==> flow/design.v <==
`timescale 1ns / 1ps
module CordicMachine(
	input clk,
	input [12:0] x_0,
	input [12:0] y_0,
	input [12:0] z_0,
	input [31:0] stage,
	output reg [12:0] x_N,
	output reg [12:0] y_N,
	output reg [12:0] z_N
);
	reg [12:0] arctan [12:0];
	initial begin
	arctan[0] = 13'b0101101000000;
	arctan[1] = 13'b0011010100100;
	arctan[2] = 13'b0001110000010;
	arctan[3] = 13'b0000111001000;
	arctan[4] = 13'b0000011100100;
	arctan[5] = 13'b0000001110010;
	arctan[6] = 13'b0000000111001;
	arctan[7] = 13'b0000000011100;
	arctan[8] = 13'b0000000001110;
	arctan[9] = 13'b0000000000111;
	arctan[10] = 13'b0000000000011;
	arctan[11] = 13'b0000000000001;
	arctan[12] = 13'b0000000000000;
	end
	wire signed [12:0] x_s = x_0;
	wire signed [12:0] y_s = y_0;
	wire [12:0] x_sh = x_s >>> stage;
	wire [12:0] y_sh = y_s >>> stage;
	always @(posedge clk) begin
		if (stage != 10) begin
			x_N <= z_0[12] ? x_0 + y_sh : x_0 - y_sh;
			y_N <= z_0[12] ? y_0 - x_sh : y_0 + x_sh;
			z_N <= z_0[12] ? z_0 + arctan[stage] : z_0 - arctan[stage];
		end
	end
endmodule
`timescale 1ns / 1ps
module Cordic(
	input clk, 
	input [12:0] x_0,
	input [12:0] y_0,
	input [12:0] z_0,
	output [12:0] x_N,
	output [12:0] y_N,
	output [12:0] z_N
);
	wire [12:0] x0, y0, z0;
	wire [12:0] x1, y1, z1;
	wire [12:0] x2, y2, z2;
	wire [12:0] x3, y3, z3;
	wire [12:0] x4, y4, z4;
	wire [12:0] x5, y5, z5;
	wire [12:0] x6, y6, z6;
	wire [12:0] x7, y7, z7;
	wire [12:0] x8, y8, z8;
	wire [12:0] x9, y9, z9;
	CordicMachine C1 (.clk(clk), .x_0(x_0), .y_0(y_0), .z_0(z_0), .stage(0), .x_N(x0), .y_N(y0), .z_N(z0));
	CordicMachine C2 (.clk(clk), .x_0(x0), .y_0(y0), .z_0(z0), .stage(1), .x_N(x1), .y_N(y1), .z_N(z1));
	CordicMachine C3 (.clk(clk), .x_0(x1), .y_0(y1), .z_0(z1), .stage(2), .x_N(x2), .y_N(y2), .z_N(z2));
	CordicMachine C4 (.clk(clk), .x_0(x2), .y_0(y2), .z_0(z2), .stage(3), .x_N(x3), .y_N(y3), .z_N(z3));
	CordicMachine C5 (.clk(clk), .x_0(x3), .y_0(y3), .z_0(z3), .stage(4), .x_N(x4), .y_N(y4), .z_N(z4));
	CordicMachine C6 (.clk(clk), .x_0(x4), .y_0(y4), .z_0(z4), .stage(5), .x_N(x5), .y_N(y5), .z_N(z5));
	CordicMachine C7 (.clk(clk), .x_0(x5), .y_0(y5), .z_0(z5), .stage(6), .x_N(x6), .y_N(y6), .z_N(z6));
	CordicMachine C8 (.clk(clk), .x_0(x6), .y_0(y6), .z_0(z6), .stage(7), .x_N(x7), .y_N(y7), .z_N(z7));
	CordicMachine C9 (.clk(clk), .x_0(x7), .y_0(y7), .z_0(z7), .stage(8), .x_N(x8), .y_N(y8), .z_N(z8));
	CordicMachine C10 (.clk(clk), .x_0(x8), .y_0(y8), .z_0(z8), .stage(9), .x_N(x9), .y_N(y9), .z_N(z9));
	assign x_N = x9;
	assign y_N = y9;
	assign z_N = z9;
endmodule
make LEC_CHECK=0 ABC_AREA=1 CAP_MARGIN=20 CORE_MARGIN=2 CORE_UTILIZATION=72 CTS_CLUSTER_DIAMETER=374 CTS_CLUSTER_SIZE=10 PLACE_DENSITY_LB_ADDON=0.12 SETUP_SLACK_MARGIN=0.42 SLEW_MARGIN=20 TNS_END_PERCENT=5 finish   # period 1.41 ns
run.sh (not shown) runs the stock make flow with config.mk's settings and CLKGATE_MAP_FILE=.
The first run ended with an error in clock tree synthesis on DPL-0038.
Edit:
- ABC_AREA: 1 -> default
- CTS_CLUSTER_DIAMETER: 374 -> 52
- CTS_CLUSTER_SIZE: 10 -> 39
- PLACE_DENSITY_LB_ADDON: 0.12 -> default
- SETUP_SLACK_MARGIN: 0.42 -> 0.57
- TNS_END_PERCENT: 5 -> default
- clock period: 1.41 -> 3.27 ns (I/O delays scaled with it)
After rerunning: This time the run completed, yet does not pass: capacitance limit, slew limit, setup timing. Area after synthesis goes down by 10%. Synthesized cell count goes down by 28%. Die size went down by 9.9%.
Edit:
- CORE_UTILIZATION: 72 -> 66
- CTS_CLUSTER_DIAMETER: 52 -> default
- SETUP_SLACK_MARGIN: 0.57 -> 0.07
What happened: The new run passed the timing, DRC and antenna checks; cell area drops by about 10%; worst setup slack improves by 1100 ps; via count drops by about 20%.

Starts from the design.v that is shown in full above.
==> flow/config.mk <==
export PLATFORM = sky130hd
export DESIGN_NAME = Cordic
export DESIGN_NICKNAME = Cordic
export VERILOG_FILES = /design/flow/design.v
export SDC_FILE = /design/flow/constraint.sdc
export NUM_CORES = 4
export LEC_CHECK = 0
export CAP_MARGIN = 20
export CORE_MARGIN = 2
export CORE_UTILIZATION = 72
export CTS_CLUSTER_DIAMETER = 351
export CTS_CLUSTER_SIZE = 45
export PLACE_DENSITY_LB_ADDON = 0.26
export SETUP_SLACK_MARGIN = -0.17
export SLEW_MARGIN = 20
==> flow/constraint.sdc <==
create_clock -name core_clock -period 1.73 [get_ports {clk}]
set_input_delay 0.3460 -clock core_clock [delete_from_list [all_inputs] [get_ports {clk}]]
set_output_delay 0.3460 -clock core_clock [all_outputs]
set_load 0.01 [all_outputs]
The first run ended with an error in detailed placement (3_5_place_dp).
Then changed:
- CORE_UTILIZATION: 72 -> 56
- CTS_CLUSTER_DIAMETER: 351 -> unset
- CTS_CLUSTER_SIZE: 45 -> 39
- PLACE_DENSITY_LB_ADDON: 0.26 -> unset
- SETUP_SLACK_MARGIN: -0.17 -> 0.68
- clock period: 1.73 -> 2.32 ns (I/O delays scaled with it)
Result: The new run reached the layout checks and failed them: negative setup slack. Die area is higher by about 28%. Synthesized area stays the same. Synthesized cell count does not change.
Then changed:
- CORE_UTILIZATION: 56 -> 71
- CTS_CLUSTER_DIAMETER: unset -> 26
- CTS_CLUSTER_SIZE: 39 -> 31
- SETUP_SLACK_MARGIN: 0.68 -> 0.47
- clock period: 2.32 -> 3.2 ns (I/O delays scaled with it)
Outcome: This time the run ended with an error in global routing (5_1_grt) (GRT-0232); synthesized area does not change; synthesized cell count stays the same; die area is lower by 21%.
